// TNS_dec_33
module TNS_dec_33(
    input wire clk,
    input wire rst_n,
    input wire [32:0] codein,
    output reg [30 - 1 : 0] dataout
    );
make LEC_CHECK=0 ABC_AREA=0 CAP_MARGIN=0 CELL_PAD_IN_SITES_DETAIL_PLACEMENT=1 CORE_ASPECT_RATIO=0.92 CORE_MARGIN=9 CORE_UTILIZATION=40 GPL_TIMING_DRIVEN=1 HOLD_SLACK_MARGIN=0.26 MAX_ROUTING_LAYER=met4 SETUP_SLACK_MARGIN=1.54 SLEW_MARGIN=20 finish   # period 11.8 ns
run.sh (not shown) runs the stock make flow with config.mk's settings and CLKGATE_MAP_FILE=.
Then changed:
==> flow/config.mk (replaced) <==
export PLATFORM = sky130hd
export DESIGN_NAME = TNS_dec_33
export DESIGN_NICKNAME = TNS_dec_33
export VERILOG_FILES = /design/flow/design.v
export SDC_FILE = /design/flow/constraint.sdc
export NUM_CORES = 4
export LEC_CHECK = 0
export ABC_AREA = 1
export CAP_MARGIN = 20
export CORE_MARGIN = 2
export CORE_UTILIZATION = 40
export SLEW_MARGIN = 20
==> flow/constraint.sdc (replaced) <==
create_clock -name core_clock -period 12.0 [get_ports {clk}]
set_input_delay 2.4000 -clock core_clock [delete_from_list [all_inputs] [get_ports {clk}]]
set_output_delay 2.4000 -clock core_clock [all_outputs]
set_load 0.01 [all_outputs]
Die size shrinks by roughly a tenth.
Synthesized cell count grows by a quarter to a third.
Routed wire length shrinks slightly.
Via count grows by roughly a tenth.
Flip-flop count stays the same.
Synthesized area grows by a few percent.
Global-route usage grows by 1.5 points.
Worst setup slack gets better by 0.84 ns.
Critical path depth grows by 1.
Then changed:
--- a/flow/config.mk
+++ b/flow/config.mk
@@ -6,7 +6,10 @@
 export NUM_CORES = 4
 export LEC_CHECK = 0
-export ABC_AREA = 1
 export CAP_MARGIN = 20
+export CELL_PAD_IN_SITES_GLOBAL_PLACEMENT = 3
 export CORE_MARGIN = 2
 export CORE_UTILIZATION = 40
-export SLEW_MARGIN = 20
+export CTS_CLUSTER_DIAMETER = 396
+export CTS_CLUSTER_SIZE = 43
+export SLEW_MARGIN = 0
+export TNS_END_PERCENT = 5
Effect: The changed run ran to the end with no violations. Wire length drops by about 2%. Final area drops by about 6%. Core utilization climbs by 0.30 points. Worst setup slack degrades by 0.62 ns. Fmax drops by 6.6%. First-iteration DRC count drops by about 46%.
Then changed:
--- a/flow/config.mk
+++ b/flow/config.mk
@@ -8,8 +8,9 @@
 export CAP_MARGIN = 20
 export CELL_PAD_IN_SITES_GLOBAL_PLACEMENT = 3
-export CORE_MARGIN = 2
+export CORE_MARGIN = 10
 export CORE_UTILIZATION = 40
 export CTS_CLUSTER_DIAMETER = 396
-export CTS_CLUSTER_SIZE = 43
+export CTS_CLUSTER_SIZE = 14
+export PLACE_DENSITY = 0.41
 export SLEW_MARGIN = 0
 export TNS_END_PERCENT = 5
The changed run went through all stages and came out clean.
Maximum frequency stays flat.
Utilization is about the same.
Global-route usage went down by 4.1 points.
Hold slack is worse by 0.012 ns.
Design area is about the same.
Wire length climbs by 1.2%.
Cell count barely changes.
Then changed:
==> flow/config.mk (replaced) <==
export PLATFORM = sky130hd
export DESIGN_NAME = TNS_dec_33
export DESIGN_NICKNAME = TNS_dec_33
export VERILOG_FILES = /design/flow/design.v
export SDC_FILE = /design/flow/constraint.sdc
export NUM_CORES = 4
export LEC_CHECK = 0
export ABC_AREA = 0
export CAP_MARGIN = 20
export CORE_ASPECT_RATIO = 0.5
export CORE_MARGIN = 6
export CORE_UTILIZATION = 61
export CTS_CLUSTER_SIZE = 10
export SLEW_MARGIN = 20
export TNS_END_PERCENT = 10
=> Via count decreases by 1.4%. Cell area decreases by 1.6%. Synthesized area stays the same. Count of clock-buffer cells in the layout increases by 2. Sequential share of layout area increases by 0.11 points. Routed wire length decreases by 12%. Hold slack degrades by 0.32 ns. Synthesized cell count does not change. Setup slack degrades by 0.089 ns.
Then changed:
==> flow/config.mk (replaced) <==
export PLATFORM = sky130hd
export DESIGN_NAME = TNS_dec_33
export DESIGN_NICKNAME = TNS_dec_33
export VERILOG_FILES = /design/flow/design.v
export SDC_FILE = /design/flow/constraint.sdc
export NUM_CORES = 4
export LEC_CHECK = 0
export CAP_MARGIN = 0
export CELL_PAD_IN_SITES_GLOBAL_PLACEMENT = 0
export CORE_ASPECT_RATIO = 0.5
export CORE_MARGIN = 6
export CORE_UTILIZATION = 40
export CTS_CLUSTER_DIAMETER = 99
export CTS_CLUSTER_SIZE = 14
export HOLD_SLACK_MARGIN = 0.13
export PLACE_DENSITY = 0.41
export SLEW_MARGIN = 0
export TNS_END_PERCENT = 5
Outcome: Final area is higher by 1.5%; global-route usage is lower by 5.6 points.

fjord:
The RTL this note starts from:
==> flow/design.v <==
`timescale 1ns / 1ps
module TNS_dec_33(
    input wire clk,
    input wire rst_n,
    input wire [32:0] codein,
    output reg [30 - 1 : 0] dataout
    );
    wire [30 - 1 : 0] dataout_wire;
    assign dataout_wire = (codein[32]*847425747) + (codein[31]*564950498) + (codein[30]*282475249) + 
                    (codein[29]*121060821) + (codein[28]*80707214) + (codein[27]*40353607) + 
                    (codein[26]*17294403) + (codein[25]*11529602) + (codein[24]*5764801) + 
                    (codein[23]*2470629) + (codein[22]*1647086) + (codein[21]*823543) + 
                    (codein[20]*352947) + (codein[19]*235298) + (codein[18]*117649) + (codein[17]*50421) + (codein[16]*33614) + 
                    (codein[15]*16807) + (codein[14]*7203) + (codein[13]*4802) + (codein[12]*2401) + (codein[11]*1029) +
                    (codein[10]*686) + (codein[9]*343) + (codein[8]*147) + (codein[7]*98) + (codein[6]*49) +
                    (codein[5]*21) + (codein[4]*14) + (codein[3]*7) + (codein[2]*3) + (codein[1]*2) +
                    (codein[0]*1);
    always @(posedge clk or negedge rst_n) begin
        if (~rst_n) begin
            dataout <= 0;
        end
        else begin
            dataout <= dataout_wire;
        end
    end
endmodule
export LEC_CHECK = 0
export ABC_AREA = 1
export CAP_MARGIN = 20
export CORE_ASPECT_RATIO = 0.5
export CORE_MARGIN = 2
export CORE_UTILIZATION = 66
export CTS_CLUSTER_DIAMETER = 308
export CTS_CLUSTER_SIZE = 97
export PLACE_DENSITY = 0.37
export SLEW_MARGIN = 20
export TNS_END_PERCENT = 5
create_clock -name core_clock -period 4.99 [get_ports {clk}]
STATUS run=fjord STAGES=ALL_DONE FINAL_CHECKS=FAILED CAUSE=setup timing
The inputs of juniper differ from those of fjord as listed below.
- a deleted CORE_ASPECT_RATIO that had been 0.5
- a deleted TNS_END_PERCENT that had been 5
- a deleted CTS_CLUSTER_DIAMETER that had been 308
- a deleted CTS_CLUSTER_SIZE that had been 97
- a change of CORE_UTILIZATION from 66 to 40
- a deleted PLACE_DENSITY that had been 0.37
- a change of the clock period (ns, I/O delays scaled along) from 4.99 to 8.8
Notes after the runs:
Across fjord and juniper, a clean result was obtained everywhere but in fjord. Although fjord finished all stages, its layout failed final checks on setup timing. Summary of juniper over fjord: via count dropped 1471, maximum clock path buffer count stayed essentially flat, wire length lower. Final cycle utilization of the critical path in juniper vs fjord: down 38 points. Of the two values seen for library cell contributing the largest single delay on the critical path, sky130_fd_sc_hd__fa_1 was produced by juniper and sky130_fd_sc_hd__fa_2 by fjord.
Edits applied to the flow inputs when going from juniper to willow:
- CORE_UTILIZATION: 40 -> 25
Results
Worst setup path endpoint: dataout[17]$_DFF_PN0_ -> juniper, dataout[25]$_DFF_PN0_ -> willow
juniper → willow: synthesized cell count barely changed; routed via count climbed about 0.9%; sum of met3 wire segment lengths after detailed routing dropped 18 microns; buffering overhead barely changed.
Input changes introduced in ember (baseline for comparison: willow):
- HOLD_SLACK_MARGIN: unset -> -0.09
- CORE_UTILIZATION: 25 -> 66
- the clock period (ns, I/O delays scaled along): 8.8 -> 6.58
Findings:
ember has aggregate negative setup slack below what willow had. ember vs willow on die width: ember is the lower one. willow finished every step from synthesis to the final layout, and the layout passed the timing, DRC and antenna checks. In ember the implementation completed, yet the final layout does not meet the checks, the culprit being setup timing. ember gives more post-route cell area than willow did. In ember, the count of vias placed by the detailed router came out 11% above the value in willow. Highest metal layer with signal wires: met4 -> ember, met5 -> willow. Relative to willow, worst setup slack has gone down in ember. Routed length on met1, ember vs willow: down slightly.
### ember -> lagoon
- ABC_AREA now 0, was 1
- CORE_UTILIZATION now 70, was 66
### Flow results
- ember: all stages done; final checks FAILED (setup timing).
- lagoon did not finish; the tool stopped in global routing (5_1_grt) with error GRT-0232.
- Area after synthesis ended up 650 sq um lower on lagoon than on ember.
- From ember to lagoon the numbers moved as follows: area enclosed by the die boundary saw a decrease, synthesized-area fraction occupied by adder cells went up.
- lagoon ends up with higher sequential fraction of the synthesis area than ember does.
- Measured against each other, ember and lagoon differ in distinct cell type count of the synthesized netlist, the lower figure coming from ember.

red:
Starts from the design.v that is shown in full above.
Settings: LEC_CHECK=0, ABC_AREA=1, CAP_MARGIN=20, CORE_MARGIN=2, CORE_UTILIZATION=52, SLEW_MARGIN=20; clock period 6.28 ns.
Every stage of red finished as expected; the final checks, on the other hand, flagged setup timing, which means the layout fails.
> inputs changed (red -> blue)
# red
export LEC_CHECK = 0
export ABC_AREA = 1
export CAP_MARGIN = 20
export CORE_MARGIN = 2
export CORE_UTILIZATION = 52
export SLEW_MARGIN = 20
create_clock -name core_clock -period 6.28 [get_ports {clk}]
# blue
export LEC_CHECK = 0
export CAP_MARGIN = 20
export CORE_MARGIN = 2
export CORE_UTILIZATION = 59
export SLEW_MARGIN = 20
create_clock -name core_clock -period 5.56 [get_ports {clk}]
## What came out
What the final checks of blue revealed, after a flow that finished every stage, was a layout that fails on setup timing.
Looking at signed area change from the synthesized netlist to the final layout, blue sits 2.9 points lower than red does.
Compared with red, in blue logic depth of the worst setup path including buffers saw little to no change; design area saw a decrease.
--- input diff blue..green ---
# blue
export LEC_CHECK = 0
export CAP_MARGIN = 20
export CORE_MARGIN = 2
export CORE_UTILIZATION = 59
export SLEW_MARGIN = 20
create_clock -name core_clock -period 5.56 [get_ports {clk}]
# green
export LEC_CHECK = 0
export ABC_AREA = 0
export CAP_MARGIN = 20
export CORE_MARGIN = 2
export CORE_UTILIZATION = 72
export HOLD_SLACK_MARGIN = -0.09
export SLEW_MARGIN = 20
create_clock -name core_clock -period 6.58 [get_ports {clk}]
==> comparison <==
- The effective utilization at floorplan of green exceeds that of blue by 14 points.
- For the area of the die, green came in about 18% lower than blue did.
- Summary: with blue as the reference, cell area reported after detailed placement in green moved down slightly.
- The number of buffers inserted by post-CTS setup repair in green was higher than what blue gave.
- In the summary table, green is marked failed, with error GRT-0116 raised in 5_1_grt.
--- input diff green..orange ---
# green
export LEC_CHECK = 0
export ABC_AREA = 0
export CAP_MARGIN = 20
export CORE_MARGIN = 2
export CORE_UTILIZATION = 72
export HOLD_SLACK_MARGIN = -0.09
export SLEW_MARGIN = 20
create_clock -name core_clock -period 6.58 [get_ports {clk}]
# orange
export LEC_CHECK = 0
export ABC_AREA = 0
export CAP_MARGIN = 20
export CORE_MARGIN = 2
export CORE_UTILIZATION = 72
export HOLD_SLACK_MARGIN = -0.08
export SLEW_MARGIN = 20
create_clock -name core_clock -period 7.04 [get_ports {clk}]
### Flow results
- orange: it failed during 5_1_grt, and the tool reported GRT-0116.
- The synthesized area per cell on orange is in line with that on green.
- orange against green: top-level port count ~0 delta, distinct cell type count of the synthesized netlist ~0 delta.
- Number of gates resized after cts ends up lower on orange.
- Lower global placer's final weighted congestion goes to green over orange.
